build 49:
## ahb_lite_fir_filter
module ahb_lite_fir_filter(
    input clk,
          n_rst,
    input logic hsel,
    input logic [3:0] haddr,
    input logic hsize,
    input logic [1:0] htrans,
    input logic hwrite,
    input logic [15:0] hwdata,
    output logic [15:0] hrdata,
    output logic hresp
);
Size: ~3500 cells after synthesis, ~44 I/O pins.
clock: 9.0 ns
lec_check: 0
cap_margin: 30
cell_pad_in_sites_global_placement: 2
core_aspect_ratio: 0.55
core_margin: 2
core_utilization: 19
cts_cluster_diameter: 260
gpl_routability_driven: 0
hold_slack_margin: 0.26
max_routing_layer: met4
place_density_lb_addon: 0.26
slew_margin: 5
run.sh (not shown) runs the stock make flow with config.mk's settings and CLKGATE_MAP_FILE=.
Looking at the reports, build 49 completed the entire flow and the layout it produced met the timing, design-rule and antenna checks.
Inputs modified between build 49 and build 86:
# build 49
export LEC_CHECK = 0
export CAP_MARGIN = 30
export CELL_PAD_IN_SITES_GLOBAL_PLACEMENT = 2
export CORE_ASPECT_RATIO = 0.55
export CORE_MARGIN = 2
export CORE_UTILIZATION = 19
export CTS_CLUSTER_DIAMETER = 260
export GPL_ROUTABILITY_DRIVEN = 0
export HOLD_SLACK_MARGIN = 0.26
export MAX_ROUTING_LAYER = met4
export PLACE_DENSITY_LB_ADDON = 0.26
export SLEW_MARGIN = 5
create_clock -name core_clock -period 9.0 [get_ports {clk}]
# build 86
export LEC_CHECK = 0
export CAP_MARGIN = 20
export CORE_MARGIN = 2
export CORE_UTILIZATION = 58
export SLEW_MARGIN = 20
create_clock -name core_clock -period 4.86 [get_ports {clk}]
[summary]
| build 86 | all stages done | FAIL | negative setup slack |. Via count: build 86 worse than build 49. Build 86 against build 49: overall power after layout picked up an extra 79%; number of tap instances lost 1532; arrival time of the worst setup path lost 580 ps.
#### Input delta (build 26 over build 86)
# build 86
export LEC_CHECK = 0
export CAP_MARGIN = 20
export CORE_MARGIN = 2
export CORE_UTILIZATION = 58
export SLEW_MARGIN = 20
create_clock -name core_clock -period 4.86 [get_ports {clk}]
# build 26
export LEC_CHECK = 0
export ABC_AREA = 1
export CAP_MARGIN = 20
export CORE_MARGIN = 2
export CORE_UTILIZATION = 71
export CTS_CLUSTER_DIAMETER = 243
export CTS_CLUSTER_SIZE = 15
export HOLD_SLACK_MARGIN = 0.29
export MAX_ROUTING_LAYER = met4
export PLACE_DENSITY_LB_ADDON = 0.01
export SETUP_SLACK_MARGIN = 1.61
export SLEW_MARGIN = 20
create_clock -name core_clock -period 5.56 [get_ports {clk}]
Stage in which a tool error killed build 26: global routing. Adder and majority cell fraction of the synthesized area for build 26 is lower than for build 86. Vertical extent of the die: build 26 vs build 86 down 21 microns. Number of setup buffers added after CTS on build 26 is down relative to build 86. Compared with build 86, die width in build 26 decreased by a little under 10%. Compared to build 86, build 26 has post-placement cell count 15% higher. In the reports for build 26 and build 86, the smaller chip area belongs to build 26. Comparing build 26 and build 86, synthesized cell count is lower on build 86.
--- input diff build 26..build 51 ---
# build 26
export LEC_CHECK = 0
export ABC_AREA = 1
export CAP_MARGIN = 20
export CORE_MARGIN = 2
export CORE_UTILIZATION = 71
export CTS_CLUSTER_DIAMETER = 243
export CTS_CLUSTER_SIZE = 15
export HOLD_SLACK_MARGIN = 0.29
export MAX_ROUTING_LAYER = met4
export PLACE_DENSITY_LB_ADDON = 0.01
export SETUP_SLACK_MARGIN = 1.61
export SLEW_MARGIN = 20
create_clock -name core_clock -period 5.56 [get_ports {clk}]
# build 51
export LEC_CHECK = 0
export CAP_MARGIN = 20
export CORE_MARGIN = 2
export CORE_UTILIZATION = 40
export SLEW_MARGIN = 20
create_clock -name core_clock -period 10.0 [get_ports {clk}]
Build 51 finished end to end and its layout was clean on timing, DRC and antenna. [build 51] CTS H-tree depth rose 1 relative to build 26. Build 51 vs build 26: cell area after synthesis down slightly. Between build 26 and build 51, the fraction of registers with async set or reset after synthesis does not differ in any meaningful way. Build 51 -> build 26: number of synthesized flops with an enable pin delta 0, exact match. Of build 26 and build 51, build 51 shows the lower area reported by Yosys stat, with build 26 above it. Going from build 26 to build 51, total CTS buffers grew by more than half. Measured against build 26, the synthesized instance count of build 51 comes out at 0.804 times the reference value. Post-synthesis compound-gate area fraction, build 26 and build 51: lower on build 26. Comparing global placer's final weighted congestion for build 26 and build 51, the bigger number came from build 26. Build 51: number of placed instances, taps included 869 below build 26. Of the two values seen for main logic family after synthesis, simple AND/OR/NAND/NOR gates was produced by build 26 and adder cells by build 51.
Here is what was changed in the inputs of build 2 compared with build 51.
# build 51
export LEC_CHECK = 0
export CAP_MARGIN = 20
export CORE_MARGIN = 2
export CORE_UTILIZATION = 40
export SLEW_MARGIN = 20
create_clock -name core_clock -period 10.0 [get_ports {clk}]
# build 2
export LEC_CHECK = 0
export CAP_MARGIN = 20
export CORE_MARGIN = 2
export CORE_UTILIZATION = 67
export SETUP_SLACK_MARGIN = 2.36
export SLEW_MARGIN = 20
create_clock -name core_clock -period 8.88 [get_ports {clk}]
- Per the final summary, build 2 finished and its layout is clean on timing, DRC and antenna.
- Build 51 ended with every stage complete and zero timing, DRC or antenna violations.
- Dominant power group: the clock network -> build 51, registers -> build 2
- Diff build 51 -> build 2: final area now sits higher; area fraction of clock buffers and clock inverters now sits lower; sequential share of layout area now sits lower.
- Combinational cell fraction of total power was lower in build 51 than in build 2.
- As of build 2, critical path depth had risen by more than a quarter compared to build 51.
- Measured against each other, build 2 and build 51 differ in synthesis-to-layout area growth, the higher figure coming from build 2.
Power and IR drop assume default switching activity.
